Setup of old:
==> flow/design.v (excerpt) <==
module non_restoring_divider #(
    parameter DATA_WIDTH = 32
) (
    input  logic                    clk_i,
    input  logic                    clk_en_i,
    input  logic                    rst_n_i,
    input  logic [DATA_WIDTH - 1:0] dividend_i,
    input  logic [DATA_WIDTH - 1:0] divisor_i,
    input  logic                    data_valid_i,
    output logic [DATA_WIDTH - 1:0] quotient_o,
    output logic [DATA_WIDTH - 1:0] remainder_o,
    output logic                    divide_by_zero_o,
    output logic                    data_valid_o,
    output logic                    idle_o
);
clock: 3.87 ns
lec_check: 0
abc_area: 1
cap_margin: 20
core_margin: 2
core_utilization: 72
cts_cluster_diameter: 234
cts_cluster_size: 10
place_density: 0.4
slew_margin: 20
run.sh (not shown) runs the stock make flow with config.mk's settings and CLKGATE_MAP_FILE=.
Every stage of old finished as expected; the final checks, on the other hand, flagged setup timing, which means the layout fails.
Edits applied to the flow inputs when going from old to new:
- swapping 72 for 62 in CORE_UTILIZATION
- swapping 10 for 100 in CTS_CLUSTER_SIZE
- clearing ABC_AREA, which used to be 1
- clearing PLACE_DENSITY, which used to be 0.4
==> comparison <==
- old ended up with flop to output port as its start-to-end type of the worst setup path; new ended up with flop to flop.
- Cmp new vs old: mean post-synth cell area higher in new
- Completing all stages was not enough for new: its layout failed the final checks because of setup timing.
- Changes observed in new relative to old: synthesized cell count decreased by 44% relative to the old numbers; via count decreased by about 23% relative to the old numbers; cell-internal power increased by 16% relative to the old numbers.

* * *

non_restoring_divider again, from the RTL that the note above started with.
clock: 3.79 ns
lec_check: 0
abc_area: 1
cap_margin: 20
core_margin: 2
core_utilization: 69
cts_cluster_diameter: 332
cts_cluster_size: 96
slew_margin: 20
tns_end_percent: 5
The baseline produced a layout that fails on setup timing.
Edit:
ABC_AREA = default   (was 1)
CORE_UTILIZATION = 68   (was 69)
CTS_CLUSTER_DIAMETER = default   (was 332)
CTS_CLUSTER_SIZE = 35   (was 96)
TNS_END_PERCENT = default   (was 5)
clock period = 4.48 ns   (was 3.79 ns; I/O delays follow)
Result: This time the run finished with timing, DRC and antenna clean; final area decreases by 18%; count of clock-buffer cells in the layout increases by 2; wire length decreases by 31%.
Edit:
CORE_UTILIZATION = 40   (was 68)
CTS_CLUSTER_SIZE = default   (was 35)
clock period = 6.0 ns   (was 4.48 ns; I/O delays follow)
What happened: Clock power falls by 20%. First-iteration DRC count falls by about 36%. Die area rises by 67%.
Edit:
CELL_PAD_IN_SITES_DETAIL_PLACEMENT = 2   (was default)
CORE_UTILIZATION = 64   (was 40)
Outcome: The new run stopped in detailed placement (3_5_place_dp) on DPL-0033. Die area falls by well over a third. Area after synthesis is unchanged. Synthesized cell count is unchanged.
Edit:
CELL_PAD_IN_SITES_DETAIL_PLACEMENT = default   (was 2)
CORE_UTILIZATION = 38   (was 64)
CTS_CLUSTER_SIZE = 60   (was default)
What happened:
- With this change the flow completed with no timing, DRC or antenna violations
- die size increases by 66%
- synthesized cell count does not change
- synthesized area does not change

* * *

The RTL this note starts from:
==> flow/design.v <==
module non_restoring_divider #(
    parameter DATA_WIDTH = 32
) (
    input  logic                    clk_i,
    input  logic                    clk_en_i,
    input  logic                    rst_n_i,
    input  logic [DATA_WIDTH - 1:0] dividend_i,
    input  logic [DATA_WIDTH - 1:0] divisor_i,
    input  logic                    data_valid_i,
    output logic [DATA_WIDTH - 1:0] quotient_o,
    output logic [DATA_WIDTH - 1:0] remainder_o,
    output logic                    divide_by_zero_o,
    output logic                    data_valid_o,
    output logic                    idle_o
);
    localparam COUNTER_WIDTH = $clog2(DATA_WIDTH);
    typedef enum logic [1:0] {IDLE, DIVIDE, RESTORE} fsm_state_t;
    typedef struct packed {
        logic                    rem_sign;
        logic [DATA_WIDTH - 1:0] remainder;
        logic [DATA_WIDTH - 1:0] quotient;
    } result_t;
    fsm_state_t state_CRT, state_NXT;
        always_ff @(posedge clk_i) begin : state_register
            if (!rst_n_i) begin
                state_CRT <= IDLE;
            end else if (clk_en_i) begin
                state_CRT <= state_NXT;
            end
        end : state_register
    result_t partial_CRT, partial_NXT;
    logic [DATA_WIDTH - 1:0] divisor_CRT, divisor_NXT;
        always_ff @(posedge clk_i) begin : datapath_register
            if (clk_en_i) begin
                partial_CRT <= partial_NXT;
                divisor_CRT <= divisor_NXT;
            end
        end : datapath_register
    logic [COUNTER_WIDTH - 1:0] iter_count_CRT, iter_count_NXT;
        always_ff @(posedge clk_i) begin : counter 
            if (clk_en_i) begin
                iter_count_CRT <= iter_count_NXT;
            end
        end : counter 
    logic divide_by_zero_CRT, divide_by_zero_NXT;
        always_ff @(posedge clk_i) begin : status_register
            if (!rst_n_i) begin
                divide_by_zero_CRT <= 1'b0;
            end else if (clk_en_i) begin
                divide_by_zero_CRT <= divide_by_zero_NXT;
            end
        end : status_register
    result_t pair_shifted;
        always_comb begin : fsm_logic 
            divide_by_zero_NXT = divide_by_zero_CRT;
            iter_count_NXT = iter_count_CRT;
            partial_NXT = partial_CRT;
            divisor_NXT = divisor_CRT;
            state_NXT = state_CRT;
            pair_shifted = 'b0;
            remainder_o = partial_CRT.remainder;
            data_valid_o = 1'b0;
            idle_o = 1'b0;
            case (state_CRT) 
                IDLE: begin 
                    if (data_valid_i) begin
                        state_NXT = DIVIDE;
                    end
                    divide_by_zero_NXT = (divisor_i == '0);
                    partial_NXT.rem_sign = 1'b0;
                    partial_NXT.quotient = dividend_i;
                    partial_NXT.remainder = '0;
                    divisor_NXT = divisor_i;
                    iter_count_NXT = '0;
                    idle_o = 1'b1;
                end
                DIVIDE: begin
                    state_NXT = (iter_count_CRT == (DATA_WIDTH - 1)) ? RESTORE : state_CRT;
                    iter_count_NXT = iter_count_CRT + 1;
                    pair_shifted = partial_CRT << 1; 
                    if (partial_CRT.rem_sign) begin
                        {partial_NXT.rem_sign, partial_NXT.remainder} = {pair_shifted.rem_sign, pair_shifted.remainder} + divisor_CRT;
                    end else begin
                        {partial_NXT.rem_sign, partial_NXT.remainder} = {pair_shifted.rem_sign, pair_shifted.remainder} - divisor_CRT;
                    end
                    partial_NXT.quotient = {pair_shifted.quotient[DATA_WIDTH - 1:1], !partial_NXT.rem_sign};
                end
                RESTORE: begin
                    state_NXT = IDLE;
                    data_valid_o = 1'b1;
                    idle_o = 1'b0;
                    if (partial_CRT.rem_sign) begin
                        {partial_NXT.rem_sign, partial_NXT.remainder} = {partial_CRT.rem_sign, partial_CRT.remainder} + divisor_CRT;
                    end
                    remainder_o = partial_NXT.remainder;
                end
            endcase
        end : fsm_logic
    assign quotient_o = partial_CRT.quotient;
    assign divide_by_zero_o = divide_by_zero_CRT;
endmodule
clock: 8.88 ns
lec_check: 0
cap_margin: 0
cell_pad_in_sites_detail_placement: 2
cell_pad_in_sites_global_placement: 0
core_aspect_ratio: 1.06
core_margin: 10
core_utilization: 36
cts_cluster_diameter: 239
gpl_timing_driven: 0
slew_margin: 5
tns_end_percent: 10
The starting point finished with timing, DRC and antenna clean.
Edit:
- CAP_MARGIN: 0 -> 25
- CELL_PAD_IN_SITES_DETAIL_PLACEMENT: 2 -> 0
- CORE_ASPECT_RATIO: 1.06 -> not set
- CORE_MARGIN: 10 -> 2
- CTS_CLUSTER_DIAMETER: 239 -> 356
- CTS_CLUSTER_SIZE: not set -> 98
- GPL_ROUTABILITY_DRIVEN: not set -> 0
- PLACE_DENSITY_LB_ADDON: not set -> 0.28
- SLEW_MARGIN: 5 -> 20
- clock period: 8.88 -> 6.55 ns (I/O delays scaled with it)
Result:
- The changed run completed with no timing, DRC or antenna violations
- setup slack degrades by 1.4 ns
- critical path depth does not change
- clock skew fell by 0.0032 ns
- global-route usage fell by 4.2 points
- hold slack degrades by 0.031 ns
- sequential share of layout area fell by 0.18 points
- design area rose by 0.62%
- clock power rose by about 40%
- wire length fell by about 30%
- combinational power rose by 22%
- synthesized area does not change
Edit:
- CAP_MARGIN: 25 -> 20
- CELL_PAD_IN_SITES_DETAIL_PLACEMENT: 0 -> not set
- CELL_PAD_IN_SITES_GLOBAL_PLACEMENT: 0 -> not set
- CORE_UTILIZATION: 36 -> 40
- CTS_CLUSTER_DIAMETER: 356 -> not set
- CTS_CLUSTER_SIZE: 98 -> not set
- GPL_ROUTABILITY_DRIVEN: 0 -> not set
- GPL_TIMING_DRIVEN: 0 -> not set
- PLACE_DENSITY_LB_ADDON: 0.28 -> not set
- TNS_END_PERCENT: 10 -> not set
- clock period: 6.55 -> 5.24 ns (I/O delays scaled with it)
What happened:
- The changed run finished clean
- synthesized cell count stays the same
- setup slack gets worse by 0.46 ns
- synthesized area stays the same
- clock power climbs by 24%
- routed wire length drops by 6.8%
- first-iteration DRC count drops by 0.38%
- via count drops by 2.9%
- clock skew stays flat
- final area drops by 3.1%
- clock-buffer cell count drops by 1
- power climbs by 23%
Edit:
- CORE_UTILIZATION: 40 -> 58
Routed wire length hardly moves; clock power went down by a few percent; non-clock buffer count does not change; register-to-register slack degrades by 0.02 ns; cell area went down slightly; global-route usage went up by 8.8 points; sequential share of layout area went up by 0.39 points; sequential power barely changes; setup slack degrades by 0.086 ns; clock skew stays flat; utilization went up by 21 points.

* * *

RTL: the design.v shown in full above, as it stands there.
clock: 8.02 ns
lec_check: 0
cap_margin: 30
cell_pad_in_sites_detail_placement: 0
core_aspect_ratio: 1.16
core_margin: 4
core_utilization: 38
cts_cluster_diameter: 152
cts_cluster_size: 91
max_routing_layer: met4
setup_slack_margin: -0.47
slew_margin: 20
tns_end_percent: 35
Next try:
--- a/flow/config.mk
+++ b/flow/config.mk
@@ -8,9 +8,6 @@
 export CAP_MARGIN = 30
-export CELL_PAD_IN_SITES_DETAIL_PLACEMENT = 0
-export CORE_ASPECT_RATIO = 1.16
-export CORE_MARGIN = 4
+export CELL_PAD_IN_SITES_DETAIL_PLACEMENT = 1
+export CORE_MARGIN = 2
 export CORE_UTILIZATION = 38
-export CTS_CLUSTER_DIAMETER = 152
-export CTS_CLUSTER_SIZE = 91
-export MAX_ROUTING_LAYER = met4
+export CTS_CLUSTER_SIZE = 20
 export SETUP_SLACK_MARGIN = -0.47
Sequential power is about the same; clock skew hardly moves; hold slack stays flat; area after synthesis does not change; total power rises slightly; critical path depth stays the same; wire length is higher by a little under a tenth.
Next try:
==> flow/config.mk (replaced) <==
export PLATFORM = sky130hd
export DESIGN_NAME = non_restoring_divider
export DESIGN_NICKNAME = non_restoring_divider
export VERILOG_FILES = /design/flow/design.v
export SDC_FILE = /design/flow/constraint.sdc
export NUM_CORES = 4
export LEC_CHECK = 0
export CAP_MARGIN = 20
export CORE_MARGIN = 2
export CORE_UTILIZATION = 62
export SETUP_SLACK_MARGIN = 1.3
export SLEW_MARGIN = 20
export TNS_END_PERCENT = 10
==> flow/constraint.sdc (replaced) <==
create_clock -name core_clock -period 4.58 [get_ports {clk_i}]
set_input_delay 0.9160 -clock core_clock [delete_from_list [all_inputs] [get_ports {clk_i}]]
set_output_delay 0.9160 -clock core_clock [all_outputs]
set_load 0.01 [all_outputs]
Outcome: Power went up by 84%. Worst setup slack got worse by 2.1 ns. Die size went down by 38%. Worst hold slack got worse by 0.018 ns.
Next try:
--- a/flow/config.mk
+++ b/flow/config.mk
@@ -9,3 +9,5 @@
 export CORE_MARGIN = 2
-export CORE_UTILIZATION = 62
+export CORE_UTILIZATION = 72
+export CTS_CLUSTER_DIAMETER = 134
+export CTS_CLUSTER_SIZE = 97
 export SETUP_SLACK_MARGIN = 1.3
What happened: This time the run aborted during global routing with GRT-0232. Area after synthesis stays the same. Die area came out lower by 13%. Synthesized cell count does not change.

* * *

== build 25 ==
RTL: the design.v shown in full above, as it stands there.
make LEC_CHECK=0 ABC_AREA=1 CAP_MARGIN=20 CORE_ASPECT_RATIO=0.7 CORE_MARGIN=2 CORE_UTILIZATION=62 CTS_CLUSTER_DIAMETER=332 CTS_CLUSTER_SIZE=96 SLEW_MARGIN=20 TNS_END_PERCENT=5 finish   # period 2.91 ns
Seen in the log of build 25: GRT-0232 during global routing (5_1_grt), after which the run never completed.
Changes in build 77 relative to build 25:
==> flow/config.mk <==
export PLATFORM = sky130hd
export DESIGN_NAME = non_restoring_divider
export DESIGN_NICKNAME = non_restoring_divider
export VERILOG_FILES = /design/flow/design.v
export SDC_FILE = /design/flow/constraint.sdc
export NUM_CORES = 4
export LEC_CHECK = 0
export CAP_MARGIN = 20
export CORE_MARGIN = 2
export CORE_UTILIZATION = 52
export SLEW_MARGIN = 20
==> flow/constraint.sdc <==
create_clock -name core_clock -period 4.58 [get_ports {clk_i}]
set_input_delay 0.9160 -clock core_clock [delete_from_list [all_inputs] [get_ports {clk_i}]]
set_output_delay 0.9160 -clock core_clock [all_outputs]
set_load 0.01 [all_outputs]
[summary]
Adder and majority cell fraction of the synthesized area is higher on build 77
Comparing build 77 and build 25, the higher number of cells produced by synthesis is on build 25.
Build 77 vs. build 25: die area fell by 570 µm²; placed instance count fell by about 43%; placement-stage cell area fell by 3500 µm²; compound-cell area share of the yosys netlist rose by 11 points.
Build 77 reached the end of the flow, and the finished layout is clean on the timing, DRC and antenna checks.
The synthesis area per yosys number comes out higher for build 25 vs build 77.
[compare] base=build 25 new=build 77: mux contribution to synthesized area saw an increase; synthesized area down 19%.
Input-level comparison between build 10 and build 77:
-- flow/config.mk --
<<< build 77, line 7
export LEC_CHECK = 0
export CAP_MARGIN = 20
export CORE_MARGIN = 2
export CORE_UTILIZATION = 52
export SLEW_MARGIN = 20
>>> build 10, line 7
export LEC_CHECK = 0
export ABC_AREA = 1
export CAP_MARGIN = 20
export CORE_MARGIN = 2
export CORE_UTILIZATION = 72
export CTS_CLUSTER_DIAMETER = 386
export CTS_CLUSTER_SIZE = 97
export PLACE_DENSITY = 0.42
export SETUP_SLACK_MARGIN = 1.3
export SLEW_MARGIN = 20
export TNS_END_PERCENT = 10
- Build 10 did not run to completion, as it errored out during global routing (5_1_grt).
- Build 10 vs build 77, largest family of logic cells by area: simple AND/OR/NAND/NOR gates vs AND-OR/OR-AND gates
- Mux share of post-synthesis cell area | build 10 below build 77
- For the post-CTS setup buffer count, build 10 came in 70 higher than build 77 did.
- From build 77 to build 10 the numbers moved as follows: die size shrank by 1900 µm², area of the core region shrank by about 12%, initial standard-cell utilization of the core grew by 21 points, instance area after placement grew by 18%.
- Worst slack after detailed placement delta (build 10 − build 77): favourable
## Diff of input files: build 83 against build 10
==> flow/config.mk <==
export PLATFORM = sky130hd
export DESIGN_NAME = non_restoring_divider
export DESIGN_NICKNAME = non_restoring_divider
export VERILOG_FILES = /design/flow/design.v
export SDC_FILE = /design/flow/constraint.sdc
export NUM_CORES = 4
export LEC_CHECK = 0
export CAP_MARGIN = 20
export CORE_MARGIN = 2
export CORE_UTILIZATION = 58
export SLEW_MARGIN = 20
==> flow/constraint.sdc <==
create_clock -name core_clock -period 3.82 [get_ports {clk_i}]
set_input_delay 0.7640 -clock core_clock [delete_from_list [all_inputs] [get_ports {clk_i}]]
set_output_delay 0.7640 -clock core_clock [all_outputs]
set_load 0.01 [all_outputs]
Results
Every stage of build 83 finished as expected; the final checks, on the other hand, flagged setup timing, which means the layout fails.
Build 10 has a lower register area share after synthesis than build 83.
Build 83: core outline area higher than build 10
Across both runs, cell area after placement was lower for build 83 than for build 10.
Summary of build 83 over build 10: count of distinct cell types in the synthesized netlist rose by 21; area enclosed by the die boundary now larger.
Synthesized net count in build 83 is about 40% lower than in build 10
Comparing height of the die for build 83 and build 10, the bigger number came from build 83.
Re number of enable flip-flop cells: no difference whatsoever between build 10 and build 83.
Measured against each other, build 83 and build 10 differ in post-placement worst setup slack, the lower figure coming from build 83.

* * *

// non_restoring_divider: RTL as listed in full above, without the edits since
Settings: LEC_CHECK=0, CAP_MARGIN=20, CORE_MARGIN=2, CORE_UTILIZATION=70, CTS_CLUSTER_DIAMETER=361, CTS_CLUSTER_SIZE=36, HOLD_SLACK_MARGIN=-0.04, SLEW_MARGIN=20; clock period 4.19 ns.
The first run never finished: it broke off in 5_1_grt, error GRT-0232.
Change:
Settings changed: CORE_UTILIZATION 70 to 68, CTS_CLUSTER_DIAMETER 361 to default.
This time the run reached the layout checks and failed them: negative setup slack.
Area after synthesis stays the same.
Die size rose by 2.8%.
Synthesized cell count does not change.
Change:
Settings changed: CORE_UTILIZATION 68 to 58, CTS_CLUSTER_SIZE 36 to default, HOLD_SLACK_MARGIN -0.04 to default.
Clock period 4.19 ns to 3.69 ns, I/O delays scaled along.
Result:
- The changed run completed, yet does not pass: negative setup slack
- area after synthesis is unchanged
- maximum frequency shrinks by 3.7%
- worst setup slack is worse by 0.67 ns
- worst hold slack is better by 0.064 ns
- sequential power grows by about 10%
- combinational power grows by 61%
- power grows by 36%
- utilization grows by 2.3 points
- routed wire length grows by 30%
Change:
Settings changed: CORE_UTILIZATION 58 to 72, CTS_CLUSTER_SIZE from default to 35, PLACE_DENSITY_LB_ADDON from default to 0.27.
Clock period 3.69 ns to 4.26 ns, I/O delays scaled along.
Now the flow aborted during 5_1_grt; die area falls by 19%; synthesized cell count stays the same; synthesized area stays the same.
Power and IR drop assume default switching activity.
